## build 47
## mult
module mult(	input clock, reset, nuke, 
		input [63:0] mcand, mplier,
		input start,
		output [63:0] product,
		output done
	   );
clock: 9.21 ns
lec_check: 0
abc_area: 1
cap_margin: 20
core_margin: 2
core_utilization: 40
cts_cluster_size: 42
gpl_routability_driven: 0
hold_slack_margin: 0.07
place_density: 0.79
slew_margin: 20
tns_end_percent: 95
run.sh (not shown) runs the stock make flow with config.mk's settings and CLKGATE_MAP_FILE=.
Build 47: no failed stages, no open violations at the end
The inputs of build 34 differ from those of build 47 as listed below.
# build 47
export LEC_CHECK = 0
export ABC_AREA = 1
export CAP_MARGIN = 20
export CORE_MARGIN = 2
export CORE_UTILIZATION = 40
export CTS_CLUSTER_SIZE = 42
export GPL_ROUTABILITY_DRIVEN = 0
export HOLD_SLACK_MARGIN = 0.07
export PLACE_DENSITY = 0.79
export SLEW_MARGIN = 20
export TNS_END_PERCENT = 95
create_clock -name core_clock -period 9.21 [get_ports {clock}]
# build 34
export LEC_CHECK = 0
export ABC_AREA = 1
export CAP_MARGIN = 20
export CORE_ASPECT_RATIO = 0.5
export CORE_MARGIN = 2
export CORE_UTILIZATION = 72
export CTS_CLUSTER_DIAMETER = 397
export CTS_CLUSTER_SIZE = 100
export PLACE_DENSITY = 0.38
export SLEW_MARGIN = 20
create_clock -name core_clock -period 4.39 [get_ports {clock}]
==> comparison <==
Flow for build 34 halted at global routing (5_1_grt), error code GRT-0116.
As of build 34, cell count after placement had fallen by a few percent compared to build 47.
Higher starting density of the core goes to build 34 over build 47.
Buffers inserted during post-CTS setup optimization: build 34 vs build 47 up 13
Die size (build 47 / build 34): 1.8
In the flow results for build 34 and build 47, the width of the die is smaller on build 47.
Build 47 → build 34: total core area went down, number of rows in the core area went down, share of async-settable or async-resettable flops after synthesis did not really move, placed standard-cell area went up, post-cts repair resize count went up.
As far as number of nets in the synthesized netlist goes, build 34 and build 47 are indistinguishable; the numbers are identical.
Inputs modified between build 34 and build 16:
# build 34
export LEC_CHECK = 0
export ABC_AREA = 1
export CAP_MARGIN = 20
export CORE_ASPECT_RATIO = 0.5
export CORE_MARGIN = 2
export CORE_UTILIZATION = 72
export CTS_CLUSTER_DIAMETER = 397
export CTS_CLUSTER_SIZE = 100
export PLACE_DENSITY = 0.38
export SLEW_MARGIN = 20
create_clock -name core_clock -period 4.39 [get_ports {clock}]
# build 16
export LEC_CHECK = 0
export CAP_MARGIN = 20
export CORE_MARGIN = 2
export CORE_UTILIZATION = 60
export CTS_CLUSTER_SIZE = 100
export SLEW_MARGIN = 20
create_clock -name core_clock -period 3.58 [get_ports {clock}]
Results
- Final checks on build 16, whose flow otherwise completed, came back failing, citing antenna violations, negative setup slack.
- Relative to build 34, the starting utilization of the core area of build 16 is lower by 13 points.
- Compared to build 34, build 16 has share of synthesized cell area in and-or and or-and compound cells 4.2 points higher.
- The share of cell area taken by muxes after synthesis of build 16 and that of build 34 are within noise of each other.


exp/nickel:
The RTL this note starts from:
==> flow/design.v <==
`timescale 1ns/100ps
module mult_stage( input clock, reset, start, nuke, 
		   input [63:0] product_in, mplier_in, mcand_in,
		   output logic done,
		   output logic [63:0] product_out, mplier_out, mcand_out
		  );
	logic [63:0] prod_in_reg, partial_prod_reg;
	logic [63:0] partial_product, next_mplier, next_mcand;
	assign product_out = prod_in_reg + partial_prod_reg;
	assign partial_product = mplier_in[7:0] * mcand_in;
	assign next_mplier = {8'b0,mplier_in[63:8]};
	assign next_mcand = {mcand_in[55:0],8'b0};
	always_ff @(posedge clock) begin
		prod_in_reg      <= product_in;
		partial_prod_reg <= partial_product;
		mplier_out       <= next_mplier;
		mcand_out        <= next_mcand;
	end
	always_ff @(posedge clock) begin
		if(reset)
			done <= 1'b0;
		else if(nuke)
			done <= 1'b0;
		else
			done <= start;
	end
endmodule
`timescale 1ns/100ps
module mult(	input clock, reset, nuke, 
		input [63:0] mcand, mplier,
		input start,
		output [63:0] product,
		output done
	   );
  	logic [63:0] mcand_out, mplier_out;
  	logic [(7*64)-1:0] internal_products, internal_mcands, internal_mpliers;
  	logic [6:0] internal_dones;
	mult_stage mstage [7:0]  (
		.clock(clock),
		.reset(reset),
		.nuke(nuke), 
		.product_in({internal_products,64'h0}),
		.mplier_in({internal_mpliers,mplier}),
		.mcand_in({internal_mcands,mcand}),
		.start({internal_dones,start}),
		.product_out({product,internal_products}),
		.mplier_out({mplier_out,internal_mpliers}),
		.mcand_out({mcand_out,internal_mcands}),
		.done({done,internal_dones})
	);
endmodule
clock: 4.29 ns
lec_check: 0
abc_area: 0
cap_margin: 40
core_aspect_ratio: 1.63
core_margin: 2
core_utilization: 72
cts_cluster_diameter: 222
cts_cluster_size: 90
gpl_timing_driven: 1
place_density_lb_addon: 0.04
slew_margin: 20
tns_end_percent: 40
exp/nickel did not finish; a tool error ended it in global routing.
What exp/cedar does differently from exp/nickel at the input level:
Settings: a deleted CTS_CLUSTER_DIAMETER that had been 222; a change of CTS_CLUSTER_SIZE from 90 to 15; a change of PLACE_DENSITY_LB_ADDON from 0.04 to 0.01; a deleted CORE_ASPECT_RATIO that had been 1.63; a deleted GPL_TIMING_DRIVEN that had been 1; a deleted TNS_END_PERCENT that had been 40; a change of CAP_MARGIN from 40 to 20; a deleted ABC_AREA that had been 0; a change of the clock period (ns, I/O delays scaled along) from 4.29 to 5.49.
--- outcome ---
- exp/cedar ran in full, but the layout does not pass; the checks complain about negative setup slack.
- Compared with exp/nickel, in exp/cedar HPWL after detailed placement has decreased, number of levels in the clock H-tree has increased, xor and xnor fraction of the mapped netlist area about even.
- exp/cedar vs. exp/nickel: number of buffers created by CTS shows an increase of 101; floorplan die area level; vertical die dimension lower.
- exp/cedar against exp/nickel: placement row count has decreased, floorplan-stage core utilization now larger.
- In exp/cedar, the count of buffers added by post-CTS timing repair for setup came out 67% below the value in exp/nickel.


Starts from the design.v that is shown in full above.
export LEC_CHECK = 0
export ABC_AREA = 0
export CAP_MARGIN = 35
export CORE_ASPECT_RATIO = 1.63
export CORE_MARGIN = 2
export CORE_UTILIZATION = 62
export CTS_CLUSTER_SIZE = 16
export GPL_TIMING_DRIVEN = 1
export SLEW_MARGIN = 20
create_clock -name core_clock -period 4.87 [get_ports {clock}]
The baseline reached the layout checks and failed them: setup timing.
Next try:
CORE_UTILIZATION = 18   (was 62)
CTS_CLUSTER_SIZE = 38   (was 16)
PLACE_DENSITY_LB_ADDON = 0.11   (was unset)
clock period = 4.0 ns   (was 4.87 ns; I/O delays follow)
The new run reached the layout checks and failed them: setup timing.
Sequential power climbs by 17%.
Via count fell by 5.9%.
Setup slack is worse by 0.78 ns.
Routed wire length went up by 8.0%.
Total power is higher by 21%.
Cell area came out higher by 8.5%.
Flip-flop count does not change.
Utilization goes down by 53 points.
Register-to-register slack degrades by 0.78 ns.
Die area came out higher to 3.4 times its value.
Hold slack is worse by 0.18 ns.
Next try:
ABC_AREA = unset   (was 0)
CAP_MARGIN = 30   (was 35)
CORE_ASPECT_RATIO = unset   (was 1.63)
CORE_UTILIZATION = 40   (was 18)
CTS_CLUSTER_SIZE = unset   (was 38)
GPL_TIMING_DRIVEN = unset   (was 1)
PLACE_DENSITY_LB_ADDON = unset   (was 0.11)
SETUP_SLACK_MARGIN = 0.36   (was unset)
clock period = 7.0 ns   (was 4.0 ns; I/O delays follow)
Result:
- Now the flow completed with no timing, DRC or antenna violations
- design area came out lower by 17%
- area after synthesis stays the same
- clock skew came out lower by 0.039 ns
- routed wire length decreases by about 30%
- total power goes down by about 56%
Next try:
ABC_AREA = 0   (was unset)
CAP_MARGIN = 35   (was 30)
CORE_ASPECT_RATIO = 1.36   (was unset)
CORE_UTILIZATION = 67   (was 40)
CTS_CLUSTER_SIZE = 16   (was unset)
GPL_TIMING_DRIVEN = 1   (was unset)
PLACE_DENSITY = 0.77   (was unset)
SETUP_SLACK_MARGIN = unset   (was 0.36)
clock period = 4.87 ns   (was 7.0 ns; I/O delays follow)
The new run ran to the end with violations: setup timing. Clock skew falls by 0.0088 ns. Global-route usage came out higher by 18 points. Worst hold slack improved by 0.014 ns. Final area is higher by roughly a tenth. Routed wire length rises by about a fifth. Worst setup slack loses 1.4 ns.


run A:
// mult: RTL as listed in full above, without the edits since
make LEC_CHECK=0 ABC_AREA=0 CAP_MARGIN=35 CORE_ASPECT_RATIO=1.63 CORE_MARGIN=7 CORE_UTILIZATION=18 CTS_CLUSTER_SIZE=16 GPL_ROUTABILITY_DRIVEN=0 GPL_TIMING_DRIVEN=0 MIN_ROUTING_LAYER=met2 PLACE_DENSITY=0.39 SETUP_SLACK_MARGIN=0.13 SLEW_MARGIN=20 finish   # period 4.87 ns
The flow completed for run A, but it is not clean: the layout still shows setup timing.
Here is what was changed in the inputs of run B compared with run A.
==> flow/config.mk <==
export PLATFORM = sky130hd
export DESIGN_NAME = mult
export DESIGN_NICKNAME = mult
export VERILOG_FILES = /design/flow/design.v
export SDC_FILE = /design/flow/constraint.sdc
export NUM_CORES = 4
export LEC_CHECK = 0
export CAP_MARGIN = 20
export CORE_MARGIN = 2
export CORE_UTILIZATION = 70
export SLEW_MARGIN = 20
==> flow/constraint.sdc <==
create_clock -name core_clock -period 5.75 [get_ports {clock}]
set_input_delay 1.1500 -clock core_clock [delete_from_list [all_inputs] [get_ports {clock}]]
set_output_delay 1.1500 -clock core_clock [all_outputs]
set_load 0.01 [all_outputs]
==> comparison <==
Across run A and run B, a clean result was obtained everywhere but in run A.
Run A: complete, dirty (setup timing)
From run A to run B the numbers moved as follows: area fraction in and, or, nand and nor cells essentially unchanged, met3 wirelength from detailed routing decreased 95 mm, proportion of synthesized flip-flops having asynchronous set or reset essentially unchanged, largest fanout of any net on the critical path increased 2.
Final area on run B is down relative to run A.
Compared with run A, in run B layout overhead on the synthesized area has decreased; global-route wire length before repair has decreased.
Relative to run B, the following input files were edited for run C:
--- a/flow/config.mk
+++ b/flow/config.mk
@@ -8,4 +8,4 @@
 export CAP_MARGIN = 20
 export CORE_MARGIN = 2
-export CORE_UTILIZATION = 70
+export CORE_UTILIZATION = 17
 export SLEW_MARGIN = 20
==> flow/constraint.sdc <==
create_clock -name core_clock -period 6.66 [get_ports {clock}]
set_input_delay 1.3320 -clock core_clock [delete_from_list [all_inputs] [get_ports {clock}]]
set_output_delay 1.3320 -clock core_clock [all_outputs]
set_load 0.01 [all_outputs]
--- outcome ---
Total power, run B and run C, higher one = run B.
Run B has higher length of routed met2 wiring than run C.
Routed wire length was lower in run B than in run C.
Changes in run D relative to run C:
--- a/flow/config.mk
+++ b/flow/config.mk
@@ -8,4 +8,6 @@
 export CAP_MARGIN = 20
 export CORE_MARGIN = 2
-export CORE_UTILIZATION = 17
+export CORE_UTILIZATION = 72
+export PLACE_DENSITY_LB_ADDON = 0.01
+export SETUP_SLACK_MARGIN = 1.62
 export SLEW_MARGIN = 20
==> flow/constraint.sdc <==
create_clock -name core_clock -period 5.59 [get_ports {clock}]
set_input_delay 1.1180 -clock core_clock [delete_from_list [all_inputs] [get_ports {clock}]]
set_output_delay 1.1180 -clock core_clock [all_outputs]
set_load 0.01 [all_outputs]
Between run C and run D, the pre-placement core utilization is lower for run C. Relative to run C, total power has gone up in run D. Run D ends up with lower number of H-tree branching levels than run C does. Relative to run C, the total cell area at the placement stage of run D is lower by 3.5%. From the logs: run D reached the end of the flow and failed the layout checks with setup timing. Taking run C as the reference, in run D summed area of non-filler cells in the final layout shows an increase of 520 µm²; required time of the critical path decreased 1.14 ns. When run D is measured against run C, its peak ir drop on the vdd network turns out about 100% higher. Diff run C -> run D: relative slew slack shows a reduction of 12 points, first-iteration DRC count shows an increase of 1,963. Run D: number of cell rows 141 below run C.
The inputs of run E differ from those of run D as listed below.
--- a/flow/config.mk
+++ b/flow/config.mk
@@ -6,8 +6,11 @@
 export NUM_CORES = 4
 export LEC_CHECK = 0
+export ABC_AREA = 1
 export CAP_MARGIN = 20
 export CORE_MARGIN = 2
 export CORE_UTILIZATION = 72
-export PLACE_DENSITY_LB_ADDON = 0.01
-export SETUP_SLACK_MARGIN = 1.62
+export CTS_CLUSTER_DIAMETER = 230
+export CTS_CLUSTER_SIZE = 22
+export PLACE_DENSITY_LB_ADDON = 0.03
+export SETUP_SLACK_MARGIN = 0.93
 export SLEW_MARGIN = 20
==> flow/constraint.sdc <==
create_clock -name core_clock -period 3.72 [get_ports {clock}]
set_input_delay 0.7440 -clock core_clock [delete_from_list [all_inputs] [get_ports {clock}]]
set_output_delay 0.7440 -clock core_clock [all_outputs]
set_load 0.01 [all_outputs]
Notes after the runs:
Seen in the log of run E: GRT-0116 during 5_1_grt, after which the run never completed. Lower simple logic cell fraction of the synthesized area among run E and run D: run D. Quantity of I/O buffers inserted on ports: run D vs run E identical. From run D to run E the numbers moved as follows: post-CTS repair timing setup buffer count -39; vertical extent of the die +8.6%; net count of the mapped netlist +6,064. Between run E and run D, the core area is higher for run E. Compared with run D, synthesized chip area reported by yosys in run E increased by more than 10%. Of run E and run D, the lower H-tree depth belongs to run E.
No activity file was given, so power comes from the tool's default toggle rates.
